== delta ==
Design ALUUnit, start of the top module:
module ALUUnit(clock, ALUOp, funct, a, b, result, zero, carryOut);
Size in the first run: ~880 cells after synthesis, about 100 flip-flops, ~110 I/O pins.
==> flow/config.mk <==
export PLATFORM = sky130hd
export DESIGN_NAME = ALUUnit
export DESIGN_NICKNAME = ALUUnit
export VERILOG_FILES = /design/flow/design.v
export SDC_FILE = /design/flow/constraint.sdc
export NUM_CORES = 4
export LEC_CHECK = 0
export CAP_MARGIN = 20
export CELL_PAD_IN_SITES_GLOBAL_PLACEMENT = 1
export CORE_ASPECT_RATIO = 1.28
export CORE_MARGIN = 8
export CORE_UTILIZATION = 40
export CTS_CLUSTER_DIAMETER = 181
export GPL_ROUTABILITY_DRIVEN = 0
export GPL_TIMING_DRIVEN = 0
export MAX_ROUTING_LAYER = met4
export SLEW_MARGIN = 20
==> flow/constraint.sdc <==
create_clock -name core_clock -period 5.0 [get_ports {clock}]
set_input_delay 1.0000 -clock core_clock [delete_from_list [all_inputs] [get_ports {clock}]]
set_output_delay 1.0000 -clock core_clock [all_outputs]
set_load 0.01 [all_outputs]
run.sh (not shown) runs the stock make flow with config.mk's settings and CLKGATE_MAP_FILE=.
The following lists how onyx was set up differently from delta:
# delta
export LEC_CHECK = 0
export CAP_MARGIN = 20
export CELL_PAD_IN_SITES_GLOBAL_PLACEMENT = 1
export CORE_ASPECT_RATIO = 1.28
export CORE_MARGIN = 8
export CORE_UTILIZATION = 40
export CTS_CLUSTER_DIAMETER = 181
export GPL_ROUTABILITY_DRIVEN = 0
export GPL_TIMING_DRIVEN = 0
export MAX_ROUTING_LAYER = met4
export SLEW_MARGIN = 20
create_clock -name core_clock -period 5.0 [get_ports {clock}]
# onyx
export LEC_CHECK = 0
export ABC_AREA = 1
export CAP_MARGIN = 15
export CELL_PAD_IN_SITES_DETAIL_PLACEMENT = 2
export CELL_PAD_IN_SITES_GLOBAL_PLACEMENT = 1
export CORE_ASPECT_RATIO = 1.28
export CORE_MARGIN = 8
export CORE_UTILIZATION = 54
export CTS_CLUSTER_DIAMETER = 181
export CTS_CLUSTER_SIZE = 45
export GPL_ROUTABILITY_DRIVEN = 0
export GPL_TIMING_DRIVEN = 0
export HOLD_SLACK_MARGIN = 0.25
export MAX_ROUTING_LAYER = met4
export SETUP_SLACK_MARGIN = -0.0
export SLEW_MARGIN = 20
create_clock -name core_clock -period 5.0 [get_ports {clock}]
==> results <==
onyx failed in 3_3_place_gp with GPL-0301.
Comparing delta and onyx, area fraction in mux cells is lower on onyx.
Number of core rows (onyx vs. delta) decreases by a few percent
[diff] chip footprint, onyx relative to delta: improvement
Measured against delta, the gate count of the mapped netlist of onyx comes out at 1.7 times the reference value.
Total standard cell area after synthesis in onyx is 22% above delta.
Inputs modified between onyx and ember:
# onyx
export LEC_CHECK = 0
export ABC_AREA = 1
export CAP_MARGIN = 15
export CELL_PAD_IN_SITES_DETAIL_PLACEMENT = 2
export CELL_PAD_IN_SITES_GLOBAL_PLACEMENT = 1
export CORE_ASPECT_RATIO = 1.28
export CORE_MARGIN = 8
export CORE_UTILIZATION = 54
export CTS_CLUSTER_DIAMETER = 181
export CTS_CLUSTER_SIZE = 45
export GPL_ROUTABILITY_DRIVEN = 0
export GPL_TIMING_DRIVEN = 0
export HOLD_SLACK_MARGIN = 0.25
export MAX_ROUTING_LAYER = met4
export SETUP_SLACK_MARGIN = -0.0
export SLEW_MARGIN = 20
create_clock -name core_clock -period 5.0 [get_ports {clock}]
# ember
export LEC_CHECK = 0
export CAP_MARGIN = 20
export CELL_PAD_IN_SITES_GLOBAL_PLACEMENT = 1
export CORE_MARGIN = 2
export CORE_UTILIZATION = 40
export GPL_ROUTABILITY_DRIVEN = 0
export SLEW_MARGIN = 20
create_clock -name core_clock -period 5.0 [get_ports {clock}]
Findings:
- The flow ran to completion for all of onyx and ember but onyx, which stopped partway.
- Compared with onyx, in ember number of distinct library cells after synthesis moved up; die boundary height shows a reduction of 22 um; post-synth net total -623; post-synth area from yosys stat shrank by about 18%.
Here is what was changed in the inputs of yarrow compared with ember.
# ember
export LEC_CHECK = 0
export CAP_MARGIN = 20
export CELL_PAD_IN_SITES_GLOBAL_PLACEMENT = 1
export CORE_MARGIN = 2
export CORE_UTILIZATION = 40
export GPL_ROUTABILITY_DRIVEN = 0
export SLEW_MARGIN = 20
create_clock -name core_clock -period 5.0 [get_ports {clock}]
# yarrow
export LEC_CHECK = 0
export CAP_MARGIN = 20
export CORE_MARGIN = 2
export CORE_UTILIZATION = 40
export SLEW_MARGIN = 20
create_clock -name core_clock -period 4.36 [get_ports {clock}]
Notes after the runs:
- Compared with ember, in yarrow area growth from synthesis to layout grew by 1.3 points; core utilization increased by 0.52 points relative to the old numbers; buffer count excluding the clock tree in the final layout moved up; post-detailed-route wirelength per cell decreased by about 6.5% relative to the old numbers; first-iteration DRC count now sits higher.
- When yarrow is measured against ember, its cell area turns out 94 sq um higher.
- Pre-CTS setup slack on yarrow is behind ember.
- Taking ember as the reference, in yarrow global-route wire length before repair lower; met1 track demand over resource decreased 1.9 points.
- ember -> yarrow: power increased by more than 10%
- In the flow results for yarrow and ember, the worst setup slack is smaller on yarrow.
[inputs] raven vs yarrow
# yarrow
export LEC_CHECK = 0
export CAP_MARGIN = 20
export CORE_MARGIN = 2
export CORE_UTILIZATION = 40
export SLEW_MARGIN = 20
create_clock -name core_clock -period 4.36 [get_ports {clock}]
# raven
export LEC_CHECK = 0
export CAP_MARGIN = 20
export CORE_MARGIN = 2
export CORE_UTILIZATION = 45
export SETUP_SLACK_MARGIN = 0.69
export SLEW_MARGIN = 20
create_clock -name core_clock -period 2.42 [get_ports {clock}]
Results
[flow] raven | stages: complete | final checks: fail | reason: setup timing
The launch point of the worst path comes out aQ[0]$_DFF_P_ in one run and bQ[2]$_DFF_P_ in the other, namely in yarrow and raven respectively.
Highest-power group = registers: yarrow; highest-power group = combinational cells: raven
Area: raven vs yarrow -> raven larger
A worst min-delay path category of in2reg is what raven shows, while reg2reg belongs to yarrow.
Changes observed in raven relative to yarrow: part of the cycle the worst path needs shows an increase of 64 points, final non-filler cell total shows an increase of about 25%.
Edits applied to the flow inputs when going from raven to cedar:
# raven
export LEC_CHECK = 0
export CAP_MARGIN = 20
export CORE_MARGIN = 2
export CORE_UTILIZATION = 45
export SETUP_SLACK_MARGIN = 0.69
export SLEW_MARGIN = 20
create_clock -name core_clock -period 2.42 [get_ports {clock}]
# cedar
export LEC_CHECK = 0
export CAP_MARGIN = 20
export CORE_MARGIN = 2
export CORE_UTILIZATION = 40
export SLEW_MARGIN = 20
create_clock -name core_clock -period 5.0 [get_ports {clock}]
### Flow results
cedar finished every stage and its layout cleared the timing, DRC and antenna checks.
A launch point of the worst path of bQ[2]$_DFF_P_ is what raven shows, while aQ[10]$_DFF_P_ belongs to cedar.
As far as number of sequential storage elements goes, raven and cedar are indistinguishable; the numbers are identical.
Against raven as the reference, cedar delivers a higher top fanout value on the critical path.
raven has higher internal power consumption than cedar.
Power figures rest on the tool's default switching activity, not on a simulated workload.
